wip/xenon:
Design fir_7_7, start of the top module:
module fir_7_7(
    input clk,
    input rst,
    input [7:0] weight_data,
    input [2:0] weight_idx,
    input weight_valid,
    output weight_ready,
    input [7:0] input_data,
    input input_valid,
    output input_ready,
    output [15:0] output_data,
    input output_ready,
    output output_valid 
    );
==> flow/config.mk <==
export PLATFORM = sky130hd
export DESIGN_NAME = fir_7_7
export DESIGN_NICKNAME = fir_7_7
export VERILOG_FILES = /design/flow/design.v
export SDC_FILE = /design/flow/constraint.sdc
export NUM_CORES = 4
export LEC_CHECK = 0
export CAP_MARGIN = 20
export CELL_PAD_IN_SITES_DETAIL_PLACEMENT = 0
export CORE_ASPECT_RATIO = 0.56
export CORE_MARGIN = 2
export CORE_UTILIZATION = 27
export CTS_CLUSTER_DIAMETER = 201
export CTS_CLUSTER_SIZE = 100
export HOLD_SLACK_MARGIN = 0.04
export MAX_ROUTING_LAYER = met4
export MIN_ROUTING_LAYER = met1
export PLACE_DENSITY_LB_ADDON = 0.14
export SETUP_SLACK_MARGIN = 0.69
export SLEW_MARGIN = 20
export TNS_END_PERCENT = 50
==> flow/constraint.sdc <==
create_clock -name core_clock -period 9.79 [get_ports {clk}]
set_input_delay 1.9580 -clock core_clock [delete_from_list [all_inputs] [get_ports {clk}]]
set_output_delay 1.9580 -clock core_clock [all_outputs]
set_load 0.01 [all_outputs]
run.sh (not shown) runs the stock make flow with config.mk's settings and CLKGATE_MAP_FILE=.
wip/xenon went all the way through synthesis, placement and routing and the layout is clean on timing, DRC and antenna.
--- input diff wip/xenon..wip/raven ---
# wip/xenon
export LEC_CHECK = 0
export CAP_MARGIN = 20
export CELL_PAD_IN_SITES_DETAIL_PLACEMENT = 0
export CORE_ASPECT_RATIO = 0.56
export CORE_MARGIN = 2
export CORE_UTILIZATION = 27
export CTS_CLUSTER_DIAMETER = 201
export CTS_CLUSTER_SIZE = 100
export HOLD_SLACK_MARGIN = 0.04
export MAX_ROUTING_LAYER = met4
export MIN_ROUTING_LAYER = met1
export PLACE_DENSITY_LB_ADDON = 0.14
export SETUP_SLACK_MARGIN = 0.69
export SLEW_MARGIN = 20
export TNS_END_PERCENT = 50
create_clock -name core_clock -period 9.79 [get_ports {clk}]
# wip/raven
export LEC_CHECK = 0
export ABC_AREA = 0
export CAP_MARGIN = 20
export CORE_MARGIN = 2
export CORE_UTILIZATION = 70
export CTS_CLUSTER_SIZE = 73
export SETUP_SLACK_MARGIN = 1.08
export SLEW_MARGIN = 20
create_clock -name core_clock -period 4.19 [get_ports {clk}]
--- outcome ---
- Diff wip/xenon..wip/raven | hold slack | negligible
- Changes observed in wip/raven relative to wip/xenon: total I/O pin count closely matched the old numbers, arrival time at the worst endpoint decreased by 0.63 ns relative to the old numbers.
- The sequential portion of the cell area of wip/raven is lower than that of wip/xenon.
- Ran to the end and failed final checks on negative setup slack: wip/raven.
- wip/xenon finished every stage and its layout cleared the timing, design-rule and antenna checks.
What wip/pepper does differently from wip/raven at the input level:
# wip/raven
export LEC_CHECK = 0
export ABC_AREA = 0
export CAP_MARGIN = 20
export CORE_MARGIN = 2
export CORE_UTILIZATION = 70
export CTS_CLUSTER_SIZE = 73
export SETUP_SLACK_MARGIN = 1.08
export SLEW_MARGIN = 20
create_clock -name core_clock -period 4.19 [get_ports {clk}]
# wip/pepper
export LEC_CHECK = 0
export CAP_MARGIN = 20
export CORE_MARGIN = 2
export CORE_UTILIZATION = 40
export SLEW_MARGIN = 20
create_clock -name core_clock -period 9.06 [get_ports {clk}]
Results
Min met1 track demand over resource in global routing across wip/raven and wip/pepper: wip/pepper
Compared with wip/raven, wip/pepper shows horizontal die dimension that has gone up by more than a quarter.
wip/raven completed end to end; final checks failed (negative setup slack).
wip/pepper completed end to end with timing, DRC and antenna clean.
Cell count: wip/pepper higher than wip/raven
Relative to wip/raven, the critical path's largest stage delay of wip/pepper is higher by 0.02 ns.
Compare wip/raven and wip/pepper | total power higher: wip/raven
Diff wip/raven -> wip/pepper: first-iteration detailed-routing DRC count went down 638, number of port buffers held steady, standard-cell row count shows an increase of 33%.
STATUS wire length reported by the detailed router: wip/pepper wins against wip/raven
Looking at non-clock buffer count, wip/pepper sits 235 below wip/raven.
diff inputs: wip/pepper => wip/violet
# wip/pepper
export LEC_CHECK = 0
export CAP_MARGIN = 20
export CORE_MARGIN = 2
export CORE_UTILIZATION = 40
export SLEW_MARGIN = 20
create_clock -name core_clock -period 9.06 [get_ports {clk}]
# wip/violet
export LEC_CHECK = 0
export CAP_MARGIN = 20
export CORE_MARGIN = 2
export CORE_UTILIZATION = 29
export SLEW_MARGIN = 20
create_clock -name core_clock -period 7.51 [get_ports {clk}]
### Flow results
- Looking only at relative slew slack, and setting everything else aside, the higher value of wip/violet and wip/pepper goes to wip/violet.
- In the final design statistics, wip/violet uses more standard cells in total than wip/pepper.
- The design area of wip/violet is higher than that of wip/pepper.
- Summary: with wip/pepper as the reference, power attributed to combinational cells in wip/violet moved up by more than a quarter.
- Taking wip/pepper as the reference, in wip/violet total wire length after detailed routing has decreased, post-route total power increased by 17% relative to the old numbers.
- Summary: with wip/pepper as the reference, horizontal die dimension in wip/violet moved up by more than 10%.
- Changes observed in wip/violet relative to wip/pepper: post-route met1 wirelength shows a reduction of 1.1%, total of plain and repair buffers excluding clock buffers shows an increase of 59, hold slack shows no meaningful change.


Starting RTL as in the previous note.
make LEC_CHECK=0 ABC_AREA=0 CAP_MARGIN=20 CORE_ASPECT_RATIO=1.33 CORE_MARGIN=2 CORE_UTILIZATION=72 CTS_CLUSTER_DIAMETER=209 CTS_CLUSTER_SIZE=99 SETUP_SLACK_MARGIN=1.18 SLEW_MARGIN=20 TNS_END_PERCENT=10 finish   # period 4.17 ns
The baseline produced a layout that fails on setup timing.
Rerun with:
- ABC_AREA: 0 -> 1
- CORE_ASPECT_RATIO: 1.33 -> not set
- CORE_UTILIZATION: 72 -> 70
- CTS_CLUSTER_DIAMETER: 209 -> 228
- CTS_CLUSTER_SIZE: 99 -> not set
- HOLD_SLACK_MARGIN: not set -> -0.08
- SETUP_SLACK_MARGIN: 1.18 -> 1.08
- TNS_END_PERCENT: 10 -> 5
- The changed run finished but fails on setup timing
- count of clock-buffer cells in the layout rises by 3
- cell area came out higher by 3.9%
- core utilization came out lower by 3.1 points
- global-route usage shrinks by 1.3 points
Rerun with:
- ABC_AREA: 1 -> not set
- CORE_UTILIZATION: 70 -> 72
- CTS_CLUSTER_DIAMETER: 228 -> 59
- HOLD_SLACK_MARGIN: -0.08 -> not set
- SETUP_SLACK_MARGIN: 1.08 -> not set
- TNS_END_PERCENT: 5 -> not set
- clock period: 4.17 -> 5.05 ns (I/O delays scaled with it)
What happened: The new run completed, yet does not pass: setup timing; non-clock buffer count grows by 5; die area falls by a few percent; area after synthesis is lower by a few percent; via count is lower by a few percent; wire length came out higher slightly; global-route usage is higher by 2.3 points; total power drops by well over a third; combinational power decreases by well over a third.
Rerun with:
- CAP_MARGIN: 20 -> 40
- SETUP_SLACK_MARGIN: not set -> -0.34
=>
- The new run reached the layout checks and failed them: setup timing
- die size is unchanged
- wire length shrinks by about 2.3%
- first-iteration DRC count falls by 11%
- worst setup slack degrades by 0.13 ns
- clock-buffer cell count climbs by 2
- flip-flop count does not change
Power is estimated from default activity; no workload was simulated.
